==> 09-01: inputs <==
==> flow/design.v <==
`timescale 1ns / 1ps
module xbip_dsp48_macro_0 (
    input wire                 CLK,
    input wire                 CE,
    input wire signed  [7:0]   A,
    input wire signed  [7:0]   B,
    input wire signed  [30:0]  C,
    output wire signed [31:0]  P
);
assign P = A * B + C;
endmodule
`timescale 1ns / 1ps
module MAC(
    input wire rstn_i,
    input wire clk_i,
    input wire dsp_enable_i,
    input wire dsp_valid_i,
    input wire signed [7:0] dsp_input_i,
    input wire signed [7:0] dsp_weight_i,
    output wire valid_o_d,
    output reg done_o,
    output wire signed [31:0] dsp_output_o
);
reg signed [30:0] partial_sum;     
reg signed [31:0] dsp_output;
wire signed [31:0] dsp_temp;
wire dsp_valid_o;
reg [1:0] dsp_valid_delay;
assign dsp_output_o = dsp_output;
assign dsp_valid_o = dsp_valid_delay[0];
assign valid_o_d = dsp_valid_delay[1];
always @(posedge clk_i or negedge rstn_i) begin
    if (!rstn_i) begin
        partial_sum <= 0;
    end else if (valid_o_d) begin
        partial_sum <= 0;
    end else begin
        partial_sum <= $signed ({dsp_temp[31],dsp_temp[29:0]});
    end 
end
always @(posedge clk_i or negedge rstn_i) begin
    if (!rstn_i) begin
        dsp_valid_delay <=0;
    end
    else begin
        dsp_valid_delay[0] <= dsp_valid_i;
        dsp_valid_delay[1] <= dsp_valid_delay[0];
    end
end
always @(posedge clk_i or negedge rstn_i) begin    
    if(!rstn_i) begin
        dsp_output <= 0;
        done_o <= 0;
    end
    else if (dsp_valid_o) begin
        dsp_output <= dsp_temp;
        done_o <= 1;
    end
    else begin
        dsp_output <=0;
        done_o <= 0;
    end
end 
xbip_dsp48_macro_0 DSP_for_MAC (
    .CLK(clk_i),              
    .CE(dsp_enable_i),        
    .A(dsp_input_i),          
    .B(dsp_weight_i),         
    .C(partial_sum),          
    .P(dsp_temp)              
);
endmodule
module Quantize
#(
    parameter WIDTH_INPUT       = 32, 
    parameter WIDTH_OUTPUT      = 8,
    parameter NUM_CALCULATE     = 8,
    parameter SCALIING_FACTOR   = 2408, 
    parameter QUANTIZE_BIT      = 8
)
(
    input wire                              clk_i,           
    input wire                              rstn_i,          
    input wire                              i_q_en,          
    input wire signed   [WIDTH_INPUT-1:0]   din_i,           
    output wire signed  [WIDTH_OUTPUT-1:0]  o_qout,          
    output wire                             o_qvalid,        
    output wire                             done_o           
);
    localparam LOCAL_COUNTER = $clog2(NUM_CALCULATE);  
    reg         [LOCAL_COUNTER-1:0] rCnt;                
    reg signed  [WIDTH_INPUT-1:0]   rScaled;             
    reg signed  [WIDTH_OUTPUT-1:0]  rClipped;            
    reg     rEn_delay;                                   
    reg     q_valid;                                     
    reg     q_done;                                      
    always @(posedge clk_i) begin
        if (!rstn_i) begin
            rEn_delay <= 0;                        
        end else begin
            rEn_delay <= i_q_en;                   
        end
    end
    always @(posedge clk_i or negedge rstn_i) begin
        if (!rstn_i) begin
            rScaled <= 0;                           
        end else if(din_i >= 0) begin
            rScaled <= (din_i + SCALIING_FACTOR / 2) / SCALIING_FACTOR;  
        end else begin
            rScaled <= (din_i - SCALIING_FACTOR / 2) / SCALIING_FACTOR;  
        end
    end
    always @(posedge clk_i) begin
        if (!rstn_i) begin
            q_valid <= 0;                          
            q_done  <= 0;                          
        end else if (rEn_delay) begin
            q_valid <= 1;                          
        end else if (rCnt == NUM_CALCULATE-2) begin
            q_done  <= 1;                           
        end else if (rCnt == NUM_CALCULATE-1) begin
            q_done  <= 0;                           
            q_valid <= 0;                          
        end
    end
    always @(posedge clk_i) begin
        if (!rstn_i) begin
            rCnt    <= 0;                              
        end else if(q_valid) begin
            rCnt <= rCnt + 1;                       
        end else begin
            rCnt <= 0;                              
        end
    end
    always @(posedge clk_i or negedge rstn_i) begin
        if (!rstn_i) begin
            rClipped <= 0;                          
        end else if (q_valid | rEn_delay) begin
            case(rScaled[QUANTIZE_BIT:QUANTIZE_BIT-1])
                2'b01:  begin
                    rClipped <= {(QUANTIZE_BIT-1){1'b1}};  
                end
                2'b10:  begin
                    rClipped <= {1'b1,{(QUANTIZE_BIT-1){1'b0}}};  
                end
                default:    begin
                    rClipped <= rScaled[QUANTIZE_BIT-1:0];  
                end
            endcase
        end else begin
            rClipped <= 0;                          
        end
    end    
    assign o_qvalid = q_valid;                     
    assign done_o   = q_done;                        
    assign o_qout   = rClipped;                      
endmodule
module Dequantize
#(
    parameter WIDTH_INPUT       = 32,
    parameter WIDTH_OUTPUT      = 32,
    parameter SCALIING_FACTOR_X = 2408,   
    parameter SCALIING_FACTOR_Y = 134,    
    parameter NUM_COUNTER_BIT   = 3,
    parameter NUM_CALCULATE     = 4
)
(
    input wire  clk_i,                               
    input wire  rstn_i,                              
    input wire signed   [WIDTH_INPUT-1:0]   din_i,   
    input wire  valid_i,                             
    output wire valid_o,                             
    output wire done_o,                              
    output wire signed  [WIDTH_OUTPUT-1:0]  dout_o   
);
    reg         [NUM_COUNTER_BIT-1:0]   rCnt;            
    reg signed  [WIDTH_OUTPUT-1:0]      rScaled;         
    reg         q_done;                                  
    reg [1:0]   valid_delay;                             
    always @(posedge clk_i or negedge rstn_i) begin
        if (!rstn_i) begin
            rScaled <= 0;
        end else begin
            rScaled <= din_i * SCALIING_FACTOR_X * SCALIING_FACTOR_Y; 
        end
    end
    always @(posedge clk_i or negedge rstn_i) begin
        if (!rstn_i) begin
            q_done <= 0;
        end else if (rCnt == NUM_CALCULATE-2) begin
            q_done <= 1;
        end else if (rCnt == NUM_CALCULATE-1) begin
            q_done <= 0;
        end
    end
    always @(posedge clk_i or negedge rstn_i) begin
        if (!rstn_i) begin
            rCnt <= 0;
        end else if (valid_o) begin
            rCnt <= rCnt + 1;
        end else begin
            rCnt <= 0;
        end
    end
    always @(posedge clk_i or negedge rstn_i) begin
        if (!rstn_i) begin
            valid_delay <= 0;
        end else begin
            valid_delay[0] <= valid_i;
            valid_delay[1] <= valid_delay[0];
        end
    end
    assign done_o = q_done;
    assign valid_o = valid_delay[1];
    assign dout_o = rScaled;
endmodule
module top(
    input wire                  clk_i,           
    input wire                  rstn_i,          
    input wire                  start_i,         
    input wire signed   [31:0]  vector_x_i,      
    input wire signed   [31:0]  quant_w_i,       
    output wire                 done_o,          
    output wire signed  [31:0]  dout_o           
);
wire quantize_done;                        
wire dequantize_done;                      
wire signed [7:0]   quantized_data;          
wire signed [31:0]  mac_out [3:0];           
reg signed  [31:0]  mac_o [3:0];             
wire valid;                                
wire mac_done;                             
wire [3:0] mac_done_w;                     
assign mac_done = mac_done_w[0];
reg q_valid;                               
reg [31:0] q_in;                           
Quantize #(
    .WIDTH_INPUT(32), 
    .WIDTH_OUTPUT(8),
    .NUM_CALCULATE(8),                     
    .SCALIING_FACTOR(2408),                
    .QUANTIZE_BIT(8) 
) quantize_inst (
    .clk_i(clk_i),                         
    .rstn_i(rstn_i),                       
    .i_q_en(start_i),                      
    .din_i(vector_x_i),                    
    .o_qout(quantized_data),               
    .o_qvalid(valid),                      
    .done_o(quantize_done)                 
);
genvar i;
generate 
    for (i = 0; i < 4; i = i + 1) begin : mac_gen
        MAC mymac(
            .clk_i(clk_i),                 
            .rstn_i(rstn_i),               
            .dsp_enable_i(valid),          
            .dsp_valid_i(quantize_done),   
            .dsp_input_i(quantized_data),  
            .dsp_weight_i(quant_w_i[32-1-8*i:32-8*(i+1)]),  
            .done_o(mac_done_w[i]),        
            .dsp_output_o(mac_out[i])      
        );
        always @(posedge clk_i or negedge rstn_i) begin
            if (!rstn_i) begin
                mac_o[i] <= 0;             
            end else if (mac_done) begin
                mac_o[i] <= mac_out[i];    
            end
        end
    end
endgenerate
Dequantize #(
    .WIDTH_INPUT(32),                      
    .WIDTH_OUTPUT(32), 
    .SCALIING_FACTOR_X(2408), 
    .SCALIING_FACTOR_Y(134),
    .NUM_COUNTER_BIT(3),                   
    .NUM_CALCULATE(4) 
) dequantize_inst (
    .clk_i(clk_i),                         
    .rstn_i(rstn_i),                       
    .din_i(q_in),                          
    .valid_i(q_valid),                     
    .done_o(dequantize_done),              
    .dout_o(dout_o)                        
);
reg [1:0] qCnt;                            
always @(posedge clk_i or negedge rstn_i) begin
    if (!rstn_i) begin
        qCnt <= 0;                         
    end else if (q_valid) begin
        qCnt <= qCnt + 1;                  
    end
end
always @(posedge clk_i or negedge rstn_i) begin
    if (!rstn_i) begin
        q_valid <= 0;                      
    end else if (mac_done) begin
        q_valid <= 1;                      
    end else if (qCnt == 3) begin
        q_valid <= 0;                      
    end
end
always @(posedge clk_i or negedge rstn_i) begin
    if (!rstn_i) begin
        q_in <= 0;                         
    end else if (q_valid) begin
        q_in <= mac_o[qCnt];               
    end else begin
        q_in <= 0;                         
    end
end
assign done_o = dequantize_done ? 1 : 0;   
endmodule
==> flow/run.sh <==
#!/bin/bash
# the make line also repeats each setting of config.mk as NAME=value (left out here)
make -C /OpenROAD-flow-scripts/flow DESIGN_CONFIG=/design/flow/config.mk WORK_HOME=/design/flow/orfs CLKGATE_MAP_FILE= finish
==> flow/config.mk <==
export PLATFORM = sky130hd
export DESIGN_NAME = top
export DESIGN_NICKNAME = top
export VERILOG_FILES = /design/flow/design.v
export SDC_FILE = /design/flow/constraint.sdc
export NUM_CORES = 4
export LEC_CHECK = 0
export CAP_MARGIN = 20
export CORE_MARGIN = 2
export CORE_UTILIZATION = 72
export CTS_CLUSTER_SIZE = 10
export PLACE_DENSITY = 0.38
export SETUP_SLACK_MARGIN = 1.38
export SLEW_MARGIN = 20
==> flow/constraint.sdc <==
create_clock -name core_clock -period 5.78 [get_ports {clk_i}]
set_input_delay 1.1560 -clock core_clock [delete_from_list [all_inputs] [get_ports {clk_i}]]
set_output_delay 1.1560 -clock core_clock [all_outputs]
set_load 0.01 [all_outputs]
==> 09-10 (differences from 09-01) <==
--- a/flow/config.mk
+++ b/flow/config.mk
@@ -7,8 +7,7 @@
 export LEC_CHECK = 0
+export ABC_AREA = 1
 export CAP_MARGIN = 20
 export CORE_MARGIN = 2
-export CORE_UTILIZATION = 72
-export CTS_CLUSTER_SIZE = 10
-export PLACE_DENSITY = 0.38
-export SETUP_SLACK_MARGIN = 1.38
+export CORE_UTILIZATION = 66
+export CTS_CLUSTER_DIAMETER = 256
 export SLEW_MARGIN = 20
==> flow/constraint.sdc (replaced) <==
create_clock -name core_clock -period 6.96 [get_ports {clk_i}]
set_input_delay 1.3920 -clock core_clock [delete_from_list [all_inputs] [get_ports {clk_i}]]
set_output_delay 1.3920 -clock core_clock [all_outputs]
set_load 0.01 [all_outputs]
==> 01-20 (differences from 09-01) <==
--- a/flow/config.mk
+++ b/flow/config.mk
@@ -9,6 +9,3 @@
 export CORE_MARGIN = 2
-export CORE_UTILIZATION = 72
-export CTS_CLUSTER_SIZE = 10
-export PLACE_DENSITY = 0.38
-export SETUP_SLACK_MARGIN = 1.38
+export CORE_UTILIZATION = 65
 export SLEW_MARGIN = 20
==> flow/constraint.sdc (replaced) <==
create_clock -name core_clock -period 27.1 [get_ports {clk_i}]
set_input_delay 5.4200 -clock core_clock [delete_from_list [all_inputs] [get_ports {clk_i}]]
set_output_delay 5.4200 -clock core_clock [all_outputs]
set_load 0.01 [all_outputs]
==> summary of the runs <==
- In synthesized area, 09-01 and 01-20 do not differ.
- The highest die size belongs to 09-10, the lowest to 09-01.
- 01-20 completed with no timing, DRC or antenna violations. 09-01 aborted during clock tree synthesis with DPL-0038. 09-10 did not get past global routing.
- Synthesized cell count: 09-01 is smaller than 09-10 (about 18%).

==> inputs of job 7043 <==
RTL: the design.v shown in full above, as it stands there.
make LEC_CHECK=0 ABC_AREA=1 CAP_MARGIN=20 CORE_MARGIN=2 CORE_UTILIZATION=72 CTS_CLUSTER_DIAMETER=358 SLEW_MARGIN=20 finish   # period 18.3 ns
run.sh (not shown) runs the stock make flow with config.mk's settings and CLKGATE_MAP_FILE=.
==> job 9200 (differences from job 7043) <==
CORE_UTILIZATION = 70   (was 72)
CTS_CLUSTER_DIAMETER = 256   (was 358)
CTS_CLUSTER_SIZE = 30   (was default)
==> flow/constraint.sdc (replaced) <==
create_clock -name core_clock -period 6.68 [get_ports {clk_i}]
set_input_delay 1.3360 -clock core_clock [delete_from_list [all_inputs] [get_ports {clk_i}]]
set_output_delay 1.3360 -clock core_clock [all_outputs]
set_load 0.01 [all_outputs]
==> job 6715 (differences from job 7043) <==
ABC_AREA = default   (was 1)
CTS_CLUSTER_DIAMETER = default   (was 358)
==> flow/constraint.sdc (replaced) <==
create_clock -name core_clock -period 10.3 [get_ports {clk_i}]
set_input_delay 2.0600 -clock core_clock [delete_from_list [all_inputs] [get_ports {clk_i}]]
set_output_delay 2.0600 -clock core_clock [all_outputs]
set_load 0.01 [all_outputs]
==> job 2499 (differences from job 7043) <==
CORE_UTILIZATION = 71   (was 72)
CTS_CLUSTER_DIAMETER = default   (was 358)
==> flow/constraint.sdc (replaced) <==
create_clock -name core_clock -period 22.3 [get_ports {clk_i}]
set_input_delay 4.4600 -clock core_clock [delete_from_list [all_inputs] [get_ports {clk_i}]]
set_output_delay 4.4600 -clock core_clock [all_outputs]
set_load 0.01 [all_outputs]
==> ci_impl_report.md <==
### Metrics collected by this job

| Metric | Value |
|---|---|
| Status | aborted with a tool error |
| Failed at | global routing |
| Err | [ERROR GRT-0232] Routing congestion too high. Check the congestion heatmap in the GUI. |
| Synth logic family | simple AND/OR/NAND/NOR gates |
| Avg Inst Size Synth | 7.783 sq um |
| Die Y-Extent | 261.2 um |
| Simple share | 29.27% |
| Rows | 94 |
| Top cells by area | dfrtp_1, fa_1, nand2_1, ha_1, inv_1 |
| Top post-synthesis cells by count | nand2_1, inv_1, ha_1, dfrtp_1, nor2_1 |
| Pre-CTS setup slack | -11.82 ns |
| Cts bufs inserted | 18 |
| Number of setup buffers added after CTS | 209 |
| Seq/Total Area, Yosys | 22.95% |
| Yosys xor share | 5.616% |
| Routing usage on met2 | 164.0% |
| Met3 Use GR | 77.47% |
Source of the figures above: job 9200

==> ci_impl_report.md <==
### Flow metrics

| Metric | Value |
|---|---|
| Core area | 0.06274 sq mm |
| Die Y-Extent | 255.4 um |
| Max Cap Viol | 1 |
| Routing usage on met2 | 78.22% |
| Number of setup buffers added after CTS | 70 |
| Pre-CTS setup slack | -11.82 ns |
| Final Max Slew Viols | 2 |
| Final Setup Violations | 40 |
| Status | failed layout checks |
| Logic share of the area | 59.98% |
| Rows | 92 |
| Yosys xor share | 7.615% |
| Top post-synthesis cells by count | inv_1, ha_1, dfrtp_1, and2_1 |
| Avg Inst Size Synth | 9.354 sq um |
| Setup ws final | -11.53 ns |
| Simple share | 15.46% |
| Layout Check Fails | max-capacitance violations, max-slew violations, negative setup slack |
| Cts bufs inserted | 42 |
Source of the figures above: job 6715

==> ci_impl_report.md <==
### Flow metrics

| Metric | Value |
|---|---|
| Met3 Use GR | 2.919% |
| Synth logic family | simple AND/OR/NAND/NOR gates |
| CP Class | input port to flop |
| Critical Path End | quantize_inst.rScaled[8] |
| Simple share | 29.27% |
| Routing usage on met2 | 54.52% |
| Final Setup Violations | 0 |
| Cts bufs inserted | 46 |
| Status | no timing/DRC/antenna violations |
| Pre-CTS setup slack | -0.6828 ns |
| Clock skew | 0.04157 ns |
| Top post-synthesis cells by count | nand2_1, inv_1, ha_1, dfrtp_1, nor2_1 |
| Initial antenna violation count | 3 |
| Top cells by area | dfrtp_1, fa_1, nand2_1, ha_1, inv_1 |
| Number of setup buffers added after CTS | 1 |
| Rows | 93 |
| Avg Inst Size Synth | 7.783 sq um |
| Yosys xor share | 5.616% |
Source of the figures above: job 2499

==> ci_impl_report.md <==
### Flow metrics

| Metric | Value |
|---|---|
| Met3 Use GR | 4.495% |
| Final Setup Violations | 9 |
| Status | failed layout checks |
| Top FF cell, synth | dfrtp_1 |
| CTS tree | yes |
| Die Y-Extent | 257.6 um |
| Synth logic family | simple AND/OR/NAND/NOR gates |
| Hold Violations, Final | 0 |
| Simple share | 29.27% |
| Rows | 92 |
| Routing usage on met2 | 68.15% |
| Seq/Total Area, Yosys | 22.95% |
| Layout Check Fails | negative setup slack |
| Pre-CTS setup slack | -2.875 ns |
| Setup ws final | -3.876 ns |
| Cts bufs inserted | 43 |
Source of the figures above: job 7043

